==> flow/design.v (excerpt) <==
module ConvEngine (
    input         clk,
    input         rst,
    input  [31:0] DMAport,        
    input         acc_enable,     
    input         acc_clear,      
    output [31:0] result          
);
Size: about 4100 cells after synthesis, roughly 180 flip-flops, about 68 I/O pins, roughly 0.037 sq mm of cells after synthesis.
make LEC_CHECK=0 ABC_AREA=1 CAP_MARGIN=20 CORE_MARGIN=2 CORE_UTILIZATION=72 CTS_CLUSTER_DIAMETER=365 CTS_CLUSTER_SIZE=10 SLEW_MARGIN=20 TNS_END_PERCENT=10 finish   # period 5.51 ns
run.sh (not shown) runs the stock make flow with config.mk's settings and CLKGATE_MAP_FILE=.
The starting point completed, yet does not pass: negative setup slack.
Edit:
ABC_AREA = not set   (was 1)
CORE_UTILIZATION = 40   (was 72)
CTS_CLUSTER_DIAMETER = not set   (was 365)
CTS_CLUSTER_SIZE = not set   (was 10)
TNS_END_PERCENT = not set   (was 10)
clock period = 10.0 ns   (was 5.51 ns; I/O delays follow)
Outcome: With this change the flow finished clean. Non-clock buffer count decreases by 393. Final area goes down by 9.2%. Maximum frequency falls by 15%. Area after synthesis goes down by 2.5%. Worst hold slack barely changes. Final cell count shrinks by 11%. Worst setup slack is better by 3000 ps. Die size increases by 74%. Routed wire length went down by 17%. Global-route usage falls by 22 points. First-iteration DRC count is lower by 58%.
Edit:
CAP_MARGIN = 15   (was 20)
CELL_PAD_IN_SITES_DETAIL_PLACEMENT = 1   (was not set)
CORE_UTILIZATION = 72   (was 40)
GPL_TIMING_DRIVEN = 0   (was not set)
SETUP_SLACK_MARGIN = 0.65   (was not set)
TNS_END_PERCENT = 70   (was not set)
The new run failed in detailed placement (3_5_place_dp) with DPL-0033.
Synthesized cell count stays the same.
Synthesized area is unchanged.
Die size goes down by well over a third.
Edit:
ABC_AREA = 0   (was not set)
CAP_MARGIN = 25   (was 15)
CELL_PAD_IN_SITES_DETAIL_PLACEMENT = not set   (was 1)
CTS_CLUSTER_DIAMETER = 367   (was not set)
CTS_CLUSTER_SIZE = 100   (was not set)
GPL_TIMING_DRIVEN = not set   (was 0)
PLACE_DENSITY = 0.81   (was not set)
SETUP_SLACK_MARGIN = not set   (was 0.65)
TNS_END_PERCENT = 25   (was 70)
This time the run ran to the end with no violations. Die area does not change. Synthesized cell count is unchanged. Area after synthesis does not change.
Edit:
ABC_AREA = not set   (was 0)
CAP_MARGIN = 15   (was 25)
CELL_PAD_IN_SITES_DETAIL_PLACEMENT = 1   (was not set)
CORE_MARGIN = 9   (was 2)
CORE_UTILIZATION = 42   (was 72)
CTS_CLUSTER_DIAMETER = not set   (was 367)
CTS_CLUSTER_SIZE = not set   (was 100)
GPL_ROUTABILITY_DRIVEN = 0   (was not set)
GPL_TIMING_DRIVEN = 0   (was not set)
PLACE_DENSITY = not set   (was 0.81)
SETUP_SLACK_MARGIN = 0.65   (was not set)
TNS_END_PERCENT = 70   (was 25)
Result: Wire length rose by roughly a tenth. Cell area rose by a few percent. Non-clock buffer count goes up by 76. Global-route usage is lower by 17 points. Sequential cell count is unchanged. Critical path depth grows by 1. Worst setup slack gains 600 ps.


The RTL this note starts from:
==> flow/design.v <==
module MUX(input [31:0] DMAport, output reg [24:0] out0, out1, out2, out3, out4, out5);
	always @ (*) begin
		out0 = 25'b0;
		out1 = 25'b0;
		out2 = 25'b0;
		out3 = 25'b0;
		out4 = 25'b0;
		out5 = 25'b0;
		case(DMAport[2:0])
			3'b000: out0 = DMAport[31:7];
			3'b001: out1 = DMAport[31:7];
			3'b010: out2 = DMAport[31:7];
			3'b011: out3 = DMAport[31:7];
			3'b100: out4 = DMAport[31:7];
			3'b101: out5 = DMAport[31:7];
			default:;
		endcase
	end
endmodule
module Register(input clk, input rst, input enable, input [23:0] datain, output reg [23:0] dataout);
	always @ (posedge clk or posedge rst) begin
		if (rst)
			dataout <= 24'b0;
		else if(enable)
			dataout <= datain;
	end
endmodule
module Wallace_BaughWooley (
    input  signed [7:0] a,
    input  signed [7:0] b,
    output signed [15:0] prod
);
    assign prod = a * b;
endmodule
module ConvEngine (
    input         clk,
    input         rst,
    input  [31:0] DMAport,        
    input         acc_enable,     
    input         acc_clear,      
    output [31:0] result          
);
    wire [24:0] mux_out0, mux_out1, mux_out2, mux_out3, mux_out4, mux_out5;
    MUX demux (
        .DMAport(DMAport),
        .out0(mux_out0),
        .out1(mux_out1),
        .out2(mux_out2),
        .out3(mux_out3),
        .out4(mux_out4),
        .out5(mux_out5)
    );
    wire [23:0] reg_data [5:0];
    Register reg0 (
        .clk(clk),
        .rst(rst),
        .enable(mux_out0[0]),
        .datain(mux_out0[24:1]),
        .dataout(reg_data[0])
    );
    Register reg1 (
        .clk(clk),
        .rst(rst),
        .enable(mux_out1[0]),
        .datain(mux_out1[24:1]),
        .dataout(reg_data[1])
    );
    Register reg2 (
        .clk(clk),
        .rst(rst),
        .enable(mux_out2[0]),
        .datain(mux_out2[24:1]),
        .dataout(reg_data[2])
    );
    Register reg3 (
        .clk(clk),
        .rst(rst),
        .enable(mux_out3[0]),
        .datain(mux_out3[24:1]),
        .dataout(reg_data[3])
    );
    Register reg4 (
        .clk(clk),
        .rst(rst),
        .enable(mux_out4[0]),
        .datain(mux_out4[24:1]),
        .dataout(reg_data[4])
    );
    Register reg5 (
        .clk(clk),
        .rst(rst),
        .enable(mux_out5[0]),
        .datain(mux_out5[24:1]),
        .dataout(reg_data[5])
    );
    wire signed [7:0] pixel [8:0];
    wire signed [7:0] kernel [8:0];
    assign pixel[0] = reg_data[0][23:16];
    assign pixel[1] = reg_data[0][15:8];
    assign pixel[2] = reg_data[0][7:0];
    assign pixel[3] = reg_data[1][23:16];
    assign pixel[4] = reg_data[1][15:8];
    assign pixel[5] = reg_data[1][7:0];
    assign pixel[6] = reg_data[2][23:16];
    assign pixel[7] = reg_data[2][15:8];
    assign pixel[8] = reg_data[2][7:0];
    assign kernel[0] = reg_data[3][23:16];
    assign kernel[1] = reg_data[3][15:8];
    assign kernel[2] = reg_data[3][7:0];
    assign kernel[3] = reg_data[4][23:16];
    assign kernel[4] = reg_data[4][15:8];
    assign kernel[5] = reg_data[4][7:0];
    assign kernel[6] = reg_data[5][23:16];
    assign kernel[7] = reg_data[5][15:8];
    assign kernel[8] = reg_data[5][7:0];
    wire signed [15:0] prod [8:0];
    Wallace_BaughWooley mult0 (.a(pixel[0]), .b(kernel[0]), .prod(prod[0]));
    Wallace_BaughWooley mult1 (.a(pixel[1]), .b(kernel[1]), .prod(prod[1]));
    Wallace_BaughWooley mult2 (.a(pixel[2]), .b(kernel[2]), .prod(prod[2]));
    Wallace_BaughWooley mult3 (.a(pixel[3]), .b(kernel[3]), .prod(prod[3]));
    Wallace_BaughWooley mult4 (.a(pixel[4]), .b(kernel[4]), .prod(prod[4]));
    Wallace_BaughWooley mult5 (.a(pixel[5]), .b(kernel[5]), .prod(prod[5]));
    Wallace_BaughWooley mult6 (.a(pixel[6]), .b(kernel[6]), .prod(prod[6]));
    Wallace_BaughWooley mult7 (.a(pixel[7]), .b(kernel[7]), .prod(prod[7]));
    Wallace_BaughWooley mult8 (.a(pixel[8]), .b(kernel[8]), .prod(prod[8]));
    wire signed [31:0] prod_ext [8:0];
    assign prod_ext[0] = {{16{prod[0][15]}}, prod[0]};
    assign prod_ext[1] = {{16{prod[1][15]}}, prod[1]};
    assign prod_ext[2] = {{16{prod[2][15]}}, prod[2]};
    assign prod_ext[3] = {{16{prod[3][15]}}, prod[3]};
    assign prod_ext[4] = {{16{prod[4][15]}}, prod[4]};
    assign prod_ext[5] = {{16{prod[5][15]}}, prod[5]};
    assign prod_ext[6] = {{16{prod[6][15]}}, prod[6]};
    assign prod_ext[7] = {{16{prod[7][15]}}, prod[7]};
    assign prod_ext[8] = {{16{prod[8][15]}}, prod[8]};
    wire signed [31:0] sum_products;
    assign sum_products = prod_ext[0] + prod_ext[1] + prod_ext[2] +
                          prod_ext[3] + prod_ext[4] + prod_ext[5] +
                          prod_ext[6] + prod_ext[7] + prod_ext[8];
    reg signed [31:0] accumulator;
    always @(posedge clk or posedge rst) begin
        if (rst) begin
            accumulator <= 32'b0;
        end else if (acc_clear) begin
            accumulator <= 32'b0;
        end else if (acc_enable) begin
            accumulator <= accumulator + sum_products;
        end
    end
    assign result = accumulator;
endmodule
Settings: LEC_CHECK=0, CAP_MARGIN=20, CELL_PAD_IN_SITES_DETAIL_PLACEMENT=0, CORE_MARGIN=2, CORE_UTILIZATION=72, CTS_CLUSTER_DIAMETER=308, CTS_CLUSTER_SIZE=56, GPL_ROUTABILITY_DRIVEN=0, GPL_TIMING_DRIVEN=1, MAX_ROUTING_LAYER=met4, PLACE_DENSITY_LB_ADDON=0.0, SETUP_SLACK_MARGIN=1.55, SLEW_MARGIN=40; clock period 9.29 ns.
The baseline finished clean.
Edit:
CTS_CLUSTER_DIAMETER = 41   (was 308)
PLACE_DENSITY = 0.35   (was not set)
PLACE_DENSITY_LB_ADDON = not set   (was 0.0)
SETUP_SLACK_MARGIN = 2.65   (was 1.55)
Effect: The new run produced a clean layout; cell count came out higher by 0.31%; global-route usage came out higher by 0.73 points; clock skew shrinks by 0.0035 ns; core utilization came out higher by 0.14 points; count of clock-buffer cells in the layout does not change.
Edit:
CORE_ASPECT_RATIO = 0.71   (was not set)
CTS_CLUSTER_DIAMETER = not set   (was 41)
GPL_ROUTABILITY_DRIVEN = 1   (was 0)
PLACE_DENSITY = 0.36   (was 0.35)
SETUP_SLACK_MARGIN = 0.67   (was 2.65)
clock period = 8.44 ns   (was 9.29 ns; I/O delays follow)
The new run finished but fails on negative setup slack.
Final area went up by 2.2%.
Setup slack loses 0.82 ns.
Sequential share of layout area went down by 0.23 points.
Via count went up by 4.5%.
Final cell count went up by 3.0%.
Wire length went up by about 8%.
Fmax went up by about 0.37%.
Area after synthesis stays the same.
First-iteration DRC count went up by 29%.
Edit:
CORE_ASPECT_RATIO = not set   (was 0.71)
CTS_CLUSTER_DIAMETER = 27   (was not set)
GPL_ROUTABILITY_DRIVEN = 0   (was 1)
PLACE_DENSITY = not set   (was 0.36)
PLACE_DENSITY_LB_ADDON = 0.0   (was not set)
SETUP_SLACK_MARGIN = 1.73   (was 0.67)
clock period = 9.29 ns   (was 8.44 ns; I/O delays follow)
Result: With this change the flow passed the timing, DRC and antenna checks. Setup slack gains 0.76 ns. Design area shrinks by a few percent. Fmax shrinks slightly. Sequential share of layout area grows by 0.33 points. Critical path depth shrinks by 2. Routed wire length shrinks by a little under a tenth. Via count shrinks by a few percent. Area after synthesis is unchanged. Non-clock buffer count shrinks by 134.
Edit:
CORE_MARGIN = 5   (was 2)
CORE_UTILIZATION = 22   (was 72)
CTS_CLUSTER_DIAMETER = 259   (was 27)
PLACE_DENSITY = 0.78   (was not set)
PLACE_DENSITY_LB_ADDON = not set   (was 0.0)
SETUP_SLACK_MARGIN = not set   (was 1.73)
SLEW_MARGIN = 10   (was 40)
TNS_END_PERCENT = 15   (was not set)
clock period = 9.4 ns   (was 9.29 ns; I/O delays follow)
=> The changed run completed with no timing, DRC or antenna violations. First-iteration DRC count fell by 9.0%. Core utilization fell by 56 points. Synthesized area does not change. Wire length decreases by 3.1%. Die area came out higher to 3.3 times its value. Setup slack loses 0.25 ns. Cell area came out higher by about 1%.
